## ARM
module ARM(input clk,rst,
           output [31:0] imem_addr,
           input [31:0] imem_rdata,
           output [31:0] dmem_addr,dmem_wdata,
           output dmem_we,
           input [31:0] dmem_rdata);
Size: ~6,200 cells after synthesis, about 850 flip-flops, about 160 I/O pins, about 54,000 um2 of cells after synthesis.
clock: 7.69 ns
lec_check: 0
cap_margin: 15
core_margin: 5
core_utilization: 52
cts_cluster_size: 13
gpl_routability_driven: 1
place_density_lb_addon: 0.08
setup_slack_margin: 2.11
slew_margin: 10
tns_end_percent: 5
run.sh (not shown) runs the stock make flow with config.mk's settings and CLKGATE_MAP_FILE=.
The starting point finished but failed the layout checks on setup timing.
Change:
--- a/flow/config.mk
+++ b/flow/config.mk
@@ -9,8 +9,7 @@
 export CORE_MARGIN = 5
-export CORE_UTILIZATION = 52
+export CORE_UTILIZATION = 59
+export CTS_CLUSTER_DIAMETER = 315
 export CTS_CLUSTER_SIZE = 13
 export GPL_ROUTABILITY_DRIVEN = 1
-export PLACE_DENSITY_LB_ADDON = 0.08
-export SETUP_SLACK_MARGIN = 2.11
 export SLEW_MARGIN = 10
-export TNS_END_PERCENT = 5
+export TNS_END_PERCENT = 20
==> flow/constraint.sdc (replaced) <==
create_clock -name core_clock -period 5.95 [get_ports {clk}]
set_input_delay 1.1900 -clock core_clock [delete_from_list [all_inputs] [get_ports {clk}]]
set_output_delay 1.1900 -clock core_clock [all_outputs]
set_load 0.01 [all_outputs]
The changed run produced a layout that fails on setup timing.
Sequential share of layout area climbs by 0.51 points.
Sequential cell count does not change.
Routed wire length drops by about 2%.
Cell area drops by about 1.6%.
Combinational power climbs by about 28%.
Global-route usage climbs by 5.1 points.
Setup slack degrades by 1800 ps.
Change:
--- a/flow/config.mk
+++ b/flow/config.mk
@@ -8,7 +8,10 @@
 export CAP_MARGIN = 15
-export CORE_MARGIN = 5
-export CORE_UTILIZATION = 59
-export CTS_CLUSTER_DIAMETER = 315
+export CELL_PAD_IN_SITES_DETAIL_PLACEMENT = 1
+export CORE_MARGIN = 4
+export CORE_UTILIZATION = 29
 export CTS_CLUSTER_SIZE = 13
-export GPL_ROUTABILITY_DRIVEN = 1
+export GPL_ROUTABILITY_DRIVEN = 0
+export MAX_ROUTING_LAYER = met4
+export PLACE_DENSITY_LB_ADDON = 0.08
+export SETUP_SLACK_MARGIN = 2.11
 export SLEW_MARGIN = 10
==> flow/constraint.sdc (replaced) <==
create_clock -name core_clock -period 9.68 [get_ports {clk}]
set_input_delay 1.9360 -clock core_clock [delete_from_list [all_inputs] [get_ports {clk}]]
set_output_delay 1.9360 -clock core_clock [all_outputs]
set_load 0.01 [all_outputs]
=> Now the flow completed with no timing, DRC or antenna violations; utilization fell by 39 points; setup slack improved by 3800 ps; non-clock buffer count fell by 722; sequential power fell by well over a third; die size rose by well over a third; count of clock-buffer cells in the layout rose by 42; global-route usage fell by 21 points.

## job 5791
ARM again, from the RTL that the note above started with.
==> flow/design.v (excerpt) <==
module ARM(input clk,rst,
           output [31:0] imem_addr,
           input [31:0] imem_rdata,
           output [31:0] dmem_addr,dmem_wdata,
           output dmem_we,
           input [31:0] dmem_rdata);
export LEC_CHECK = 0
export CAP_MARGIN = 20
export CORE_MARGIN = 2
export CORE_UTILIZATION = 51
export PLACE_DENSITY = 0.6
export SLEW_MARGIN = 20
create_clock -name core_clock -period 10.7 [get_ports {clk}]
Job 5791 closes out successfully: all stages finished, all timing, DRC and antenna checks passed.
[inputs] job 9419 vs job 5791
- an added GPL_ROUTABILITY_DRIVEN of 1
- a change of SLEW_MARGIN from 20 to 10
- an added SETUP_SLACK_MARGIN of 2.11
- a change of CORE_UTILIZATION from 51 to 55
- a change of CAP_MARGIN from 20 to 15
- an added CTS_CLUSTER_SIZE of 64
- a deleted PLACE_DENSITY that had been 0.6
- an added TNS_END_PERCENT of 5
- an added PLACE_DENSITY_LB_ADDON of 0.08
- a change of the clock period (ns, I/O delays scaled along) from 10.7 to 7.69
Findings:
- Job 9419 -> stages 100% | layout checks FAIL | negative setup slack
- Re instance count of the mapped netlist: no difference whatsoever between job 5791 and job 9419.
- Taking job 5791 as the reference, in job 9419 half-perimeter wire length of the detailed placement result went up 15,000 µm; setup slack lower; global-route usage has increased.
- In the tables for job 5791 and job 9419, first-pass GRT wire length reads lower with job 5791.
- Summary of job 9419 over job 5791: wire length shows an increase of 3.2%, post-cts gate resize count shows an increase of 256, critical path depth shows an increase of 15%, total power consumption of the routed design shows an increase of about 70%, time the worst path needs with I/O delays and setup shows a reduction of 2.12 ns.
- Comparing job 5791 and job 9419, the lower power share of the clock group is on job 9419.
The following lists how job 5964 was set up differently from job 9419:
- PLACE_DENSITY now 0.6, previously not set
- SLEW_MARGIN now 20, was 10
- TNS_END_PERCENT no longer set, was 5
- CAP_MARGIN now 30, was 15
- CTS_CLUSTER_SIZE no longer set, was 64
- GPL_ROUTABILITY_DRIVEN no longer set, was 1
- CORE_UTILIZATION now 17, was 55
- PLACE_DENSITY_LB_ADDON no longer set, was 0.08
- SETUP_SLACK_MARGIN no longer set, was 2.11
- CORE_ASPECT_RATIO now 1.37, previously not set
- the clock period (ns, I/O delays scaled along) now 12.0, was 7.69
==> comparison <==
Job 5964 | status: complete | timing, DRC, antenna: pass. | worst setup timing slack at the placement stage | higher: job 5964 |. Re routed wire length: job 5964 is 25,000 µm up on job 9419. Critical path depth for job 5964 is lower than for job 9419. Sort job 5964 and job 9419 by met1 track utilization from global routing, ascending, and job 5964 comes first. In job 5964 the post-route worst setup slack turned out 1.69 ns higher than in job 9419. Compared to job 9419, job 5964 was floorplanned on a bigger die.
Relative to job 5964, the following input files were edited for job 5406:
- MIN_ROUTING_LAYER newly set to met2
- CORE_ASPECT_RATIO removed (was 1.37)
- CAP_MARGIN changed from 30 to 5
- PLACE_DENSITY changed from 0.6 to 0.61
- MAX_ROUTING_LAYER newly set to met5
- CORE_MARGIN changed from 2 to 9
- ABC_AREA newly set to 1
- CTS_CLUSTER_SIZE newly set to 16
- CORE_UTILIZATION changed from 17 to 69
- the clock period (ns, I/O delays scaled along) changed from 12.0 to 7.71
Results
Job 5406 vs. job 5964: mapped cell area went up 1000 µm², share of cell area taken by muxes after synthesis went down 3.8 points, and-or/or-and share of the synthesized area went down 6.1 points.
No final results exist for job 5406, since it was stopped by error GRT-0116 during global routing (5_1_grt).
Job 5964 finished every stage and its layout cleared the timing, design-rule and antenna checks.
Relative to job 5406, the following input files were edited for job 4739:
- an added TNS_END_PERCENT of 10
- a deleted PLACE_DENSITY that had been 0.61
- an added GPL_TIMING_DRIVEN of 0
- an added CELL_PAD_IN_SITES_GLOBAL_PLACEMENT of 1
- a deleted CTS_CLUSTER_SIZE that had been 16
- a change of ABC_AREA from 1 to 0
- a change of CAP_MARGIN from 5 to 20
- a change of CORE_UTILIZATION from 69 to 39
- a change of CORE_MARGIN from 9 to 2
- an added CELL_PAD_IN_SITES_DETAIL_PLACEMENT of 2
- an added GPL_ROUTABILITY_DRIVEN of 0
- an added CORE_ASPECT_RATIO of 0.75
- a change of the clock period (ns, I/O delays scaled along) from 7.71 to 7.37
Findings:
- Taking job 4739 over job 5406, the standard cell core area ratio works out to 1.7.
- Number of nets at floorplan: job 4739 < job 5406
- NOTE: synthesized cell count in job 4739 falls short of that of job 5406
- Between job 5406 and job 4739, the flow reports vertical die size increasing by a little under 10%.
- Compare job 5406 and job 4739 | TritonCTS buffer count lower: job 5406
- The higher placed instance count came out of job 5406.
- Against job 5406, job 4739 comes in 578 higher on post-cts resize count.
- Job 4739: it failed with a tool error in global routing (5_1_grt), so there are no final results.
Power figures rest on the tool's default switching activity, not on a simulated workload.
